==> inputs of run a <==
// decode
module decode(
	clk		,
	rst_n		,
	data_in	,
	data_out	
	);
	input clk;
	input rst_n;
	input [1:0] data_in;	 
	output reg data_out;
	wire [1:0] dis_00,dis_01,dis_10,dis_11;
	wire [31:0] add_1,add_2,add_3,add_4,add_5,add_6,add_7,add_8;
	reg [9:0]	path_s0,path_s1,path_s2,path_s3;   
	reg [31:0]	dis_s0,dis_s1,dis_s2,dis_s3;
	reg [19:0]count_clear;
	assign dis_00=data_in[1]+data_in[0];
	assign dis_01=data_in[1]+(data_in[0]^1'b1);
	assign dis_10=(data_in[1]^1'b1)+data_in[0];
	assign dis_11=(data_in[1]^1'b1)+(data_in[0]^1'b1);
	always @(posedge clk or negedge rst_n)
		if (rst_n==1'b0)
			count_clear<=20'b0;
		else if (count_clear>=20'd50000)
			count_clear<=20'b0;
		else
			count_clear<=count_clear+1'b1;
	assign add_1=dis_00+dis_s0;  
	assign add_2=dis_11+dis_s2;
	always @(posedge clk or negedge rst_n)
	begin
		if (rst_n==1'b0) 
			begin
				path_s0=10'b0;
				dis_s0=32'b0;
			end
		else if (count_clear==20'd50000)
			begin
				path_s0=10'b0;
				dis_s0=32'b0;
			end
		else if (add_1<=add_2)
			begin
				path_s0<={path_s0[8:0],1'b0};
				dis_s0<=add_1;
			end
		else 
			begin
				path_s0<={path_s2[8:0],1'b0};
				dis_s0<=add_2;
			end
	end
	assign add_3=dis_11+dis_s0;
	assign add_4=dis_00+dis_s2;
	always @(posedge clk or negedge rst_n)
	begin
		if (rst_n==1'b0) 
			begin
				path_s1=10'b0;
				dis_s1=32'b0;
			end
		else if (count_clear==20'd50000)
			begin
				path_s1=10'b0;
				dis_s1=32'b0;
			end
  ...
clock: 6.73 ns
lec_check: 0
cap_margin: 35
cell_pad_in_sites_global_placement: 1
core_margin: 3
core_utilization: 16
cts_cluster_diameter: 195
cts_cluster_size: 28
min_routing_layer: met2
setup_slack_margin: 0.89
slew_margin: 0
run.sh (not shown) runs the stock make flow with config.mk's settings and CLKGATE_MAP_FILE=.
==> run b: changes against run a <==
- CAP_MARGIN: 35 -> 20
- CELL_PAD_IN_SITES_GLOBAL_PLACEMENT: 1 -> default
- CORE_MARGIN: 3 -> 2
- CORE_UTILIZATION: 16 -> 40
- CTS_CLUSTER_DIAMETER: 195 -> default
- CTS_CLUSTER_SIZE: 28 -> default
- MIN_ROUTING_LAYER: met2 -> default
- PLACE_DENSITY: default -> 0.6
- SETUP_SLACK_MARGIN: 0.89 -> default
- SLEW_MARGIN: 0 -> 20
==> flow/constraint.sdc (replaced) <==
create_clock -name core_clock -period 6.0 [get_ports {clk}]
set_input_delay 1.2000 -clock core_clock [delete_from_list [all_inputs] [get_ports {clk}]]
set_output_delay 1.2000 -clock core_clock [all_outputs]
set_load 0.01 [all_outputs]
==> comparison table <==
metric                                                                     run b                    run a
Routability-driven placement congestion ratio                             0.9601                   0.9835
Clock Skews                                                             20.31 ps                 18.67 ps
Routed via count divided by cell count                                     5.916                    6.351
Outcome                                                  complete, no violations  complete, no violations
DIE HEIGHT                                                         224.2 microns            354.2 microns
Total via count in the routed design                                      18.08k                   25.19k
Detailed-route wire length on metal 1                             29,780 microns                0 microns
Crit path DAT                                                            6160 ps                  6170 ps
Total wire length after detailed routing                          66,340 microns           77,150 microns
Pin count of the biggest net entering global routing                          97                       63
Capture instance of the worst register-to-register path                dis_s2[6]               dis_s1[13]
Crit Path Max Fanout                                                          27                       38
R2r setup slk                                                             890 ps                  1450 ps
Cell at the slowest stage of the critical path                            nor3_1                    or3_4
# fillers                                                                  4,735                   13.60k
Required arrival time at the worst endpoint                              6410 ps                  7110 ps
Non-filler instance count after layout                                     3,056                    3,967
Met2 GRT Util                                                             0.4421                   0.2135
Utilization after layout                                                  0.4651                   0.1922
Sum of net half-perimeters after detailed placement               54,010 microns           58,650 microns
Post-Place Worst Slack                                                 -379.2 ps                -247.5 ps
Worst setup path end                                                   dis_s2[6]               dis_s1[13]

* * *

==> run F: inputs <==
decode again, from the RTL that the note above started with.
export LEC_CHECK = 0
export ABC_AREA = 0
export CAP_MARGIN = 35
export CELL_PAD_IN_SITES_DETAIL_PLACEMENT = 1
export CELL_PAD_IN_SITES_GLOBAL_PLACEMENT = 2
export CORE_ASPECT_RATIO = 0.54
export CORE_MARGIN = 7
export CORE_UTILIZATION = 60
export CTS_CLUSTER_DIAMETER = 320
export CTS_CLUSTER_SIZE = 22
export GPL_ROUTABILITY_DRIVEN = 1
export HOLD_SLACK_MARGIN = -0.01
export MAX_ROUTING_LAYER = met4
export MIN_ROUTING_LAYER = met1
export PLACE_DENSITY_LB_ADDON = 0.03
export SETUP_SLACK_MARGIN = 0.89
export SLEW_MARGIN = 40
export TNS_END_PERCENT = 70
create_clock -name core_clock -period 6.69 [get_ports {clk}]
==> run K (differences from run F) <==
ABC_AREA = not set   (was 0)
CAP_MARGIN = 20   (was 35)
CELL_PAD_IN_SITES_DETAIL_PLACEMENT = not set   (was 1)
CELL_PAD_IN_SITES_GLOBAL_PLACEMENT = not set   (was 2)
CORE_ASPECT_RATIO = not set   (was 0.54)
CORE_MARGIN = 2   (was 7)
CORE_UTILIZATION = 59   (was 60)
CTS_CLUSTER_DIAMETER = 397   (was 320)
CTS_CLUSTER_SIZE = 98   (was 22)
GPL_ROUTABILITY_DRIVEN = not set   (was 1)
HOLD_SLACK_MARGIN = not set   (was -0.01)
MAX_ROUTING_LAYER = not set   (was met4)
MIN_ROUTING_LAYER = not set   (was met1)
PLACE_DENSITY = 0.6   (was not set)
PLACE_DENSITY_LB_ADDON = not set   (was 0.03)
SETUP_SLACK_MARGIN = not set   (was 0.89)
SLEW_MARGIN = 20   (was 40)
TNS_END_PERCENT = not set   (was 70)
==> flow/constraint.sdc (replaced) <==
create_clock -name core_clock -period 6.0 [get_ports {clk}]
set_input_delay 1.2000 -clock core_clock [delete_from_list [all_inputs] [get_ports {clk}]]
set_output_delay 1.2000 -clock core_clock [all_outputs]
set_load 0.01 [all_outputs]
==> run M (differences from run F) <==
ABC_AREA = not set   (was 0)
CAP_MARGIN = 20   (was 35)
CELL_PAD_IN_SITES_DETAIL_PLACEMENT = not set   (was 1)
CELL_PAD_IN_SITES_GLOBAL_PLACEMENT = not set   (was 2)
CORE_ASPECT_RATIO = not set   (was 0.54)
CORE_MARGIN = 2   (was 7)
CORE_UTILIZATION = 40   (was 60)
CTS_CLUSTER_DIAMETER = not set   (was 320)
CTS_CLUSTER_SIZE = not set   (was 22)
GPL_ROUTABILITY_DRIVEN = not set   (was 1)
HOLD_SLACK_MARGIN = not set   (was -0.01)
MAX_ROUTING_LAYER = not set   (was met4)
MIN_ROUTING_LAYER = not set   (was met1)
PLACE_DENSITY = 0.6   (was not set)
PLACE_DENSITY_LB_ADDON = not set   (was 0.03)
SETUP_SLACK_MARGIN = not set   (was 0.89)
SLEW_MARGIN = 20   (was 40)
TNS_END_PERCENT = not set   (was 70)
==> flow/constraint.sdc (replaced) <==
create_clock -name core_clock -period 5.89 [get_ports {clk}]
set_input_delay 1.1780 -clock core_clock [delete_from_list [all_inputs] [get_ports {clk}]]
set_output_delay 1.1780 -clock core_clock [all_outputs]
set_load 0.01 [all_outputs]
==> comparison <==
- Between run M and run K, the lower core utilization is in run M (gap 20 points).
- Area after synthesis is the same in run F and run K.
- Between run K and run M, the lower final area is in run K (gap about 4%, measured against run M).
- Against run K, the clock skew of run M is lower by 5.4 ps.
- Run F stopped in global placement without I/O. Run M completed with no timing, DRC or antenna violations. Run K went through all stages and came out clean.
- Of run K and run M, run M has the higher non-clock buffer count (gap 79).
- Synthesized cell count is the same in run F and run K.
- Of run K and run M, run K has the higher sequential share of layout area (gap 0.80 points).
==> figures <==
                                                                                     run F                run K                run M
Outcome                                                             stopped before the end  no timing/DRC/antenna violations  no timing/DRC/antenna violations
Last stage reached                                            global placement without I/O                    -                    -
1st-iter DRT viols                                                                       -                1,793                1,624
OpenROAD warning count                                                                   -                   37                   36
Area enclosed by the die boundary                                             37,800 sq um         34,340 sq um         50,270 sq um
Worst slew margin relative to its limit                                                  -               27.36%               30.21%
Worst path depth                                                                         -                   24                   22
Crit path kind                                                                           -            in -> reg            in -> reg
Worst-case hold path end point                                                           -           path_s3[1]           path_s3[1]
Maximum number of pins on one net before global-route repair                             -                   87                  117
Input/output buffers                                                                     -                    4                    4
Area grow syn2layout                                                                     -               11.31%               15.69%
Cell kind with the greatest summed area                                                  -  combinational gates  combinational gates
Data arrival time of the critical path                                                   -              6150 ps              6070 ps
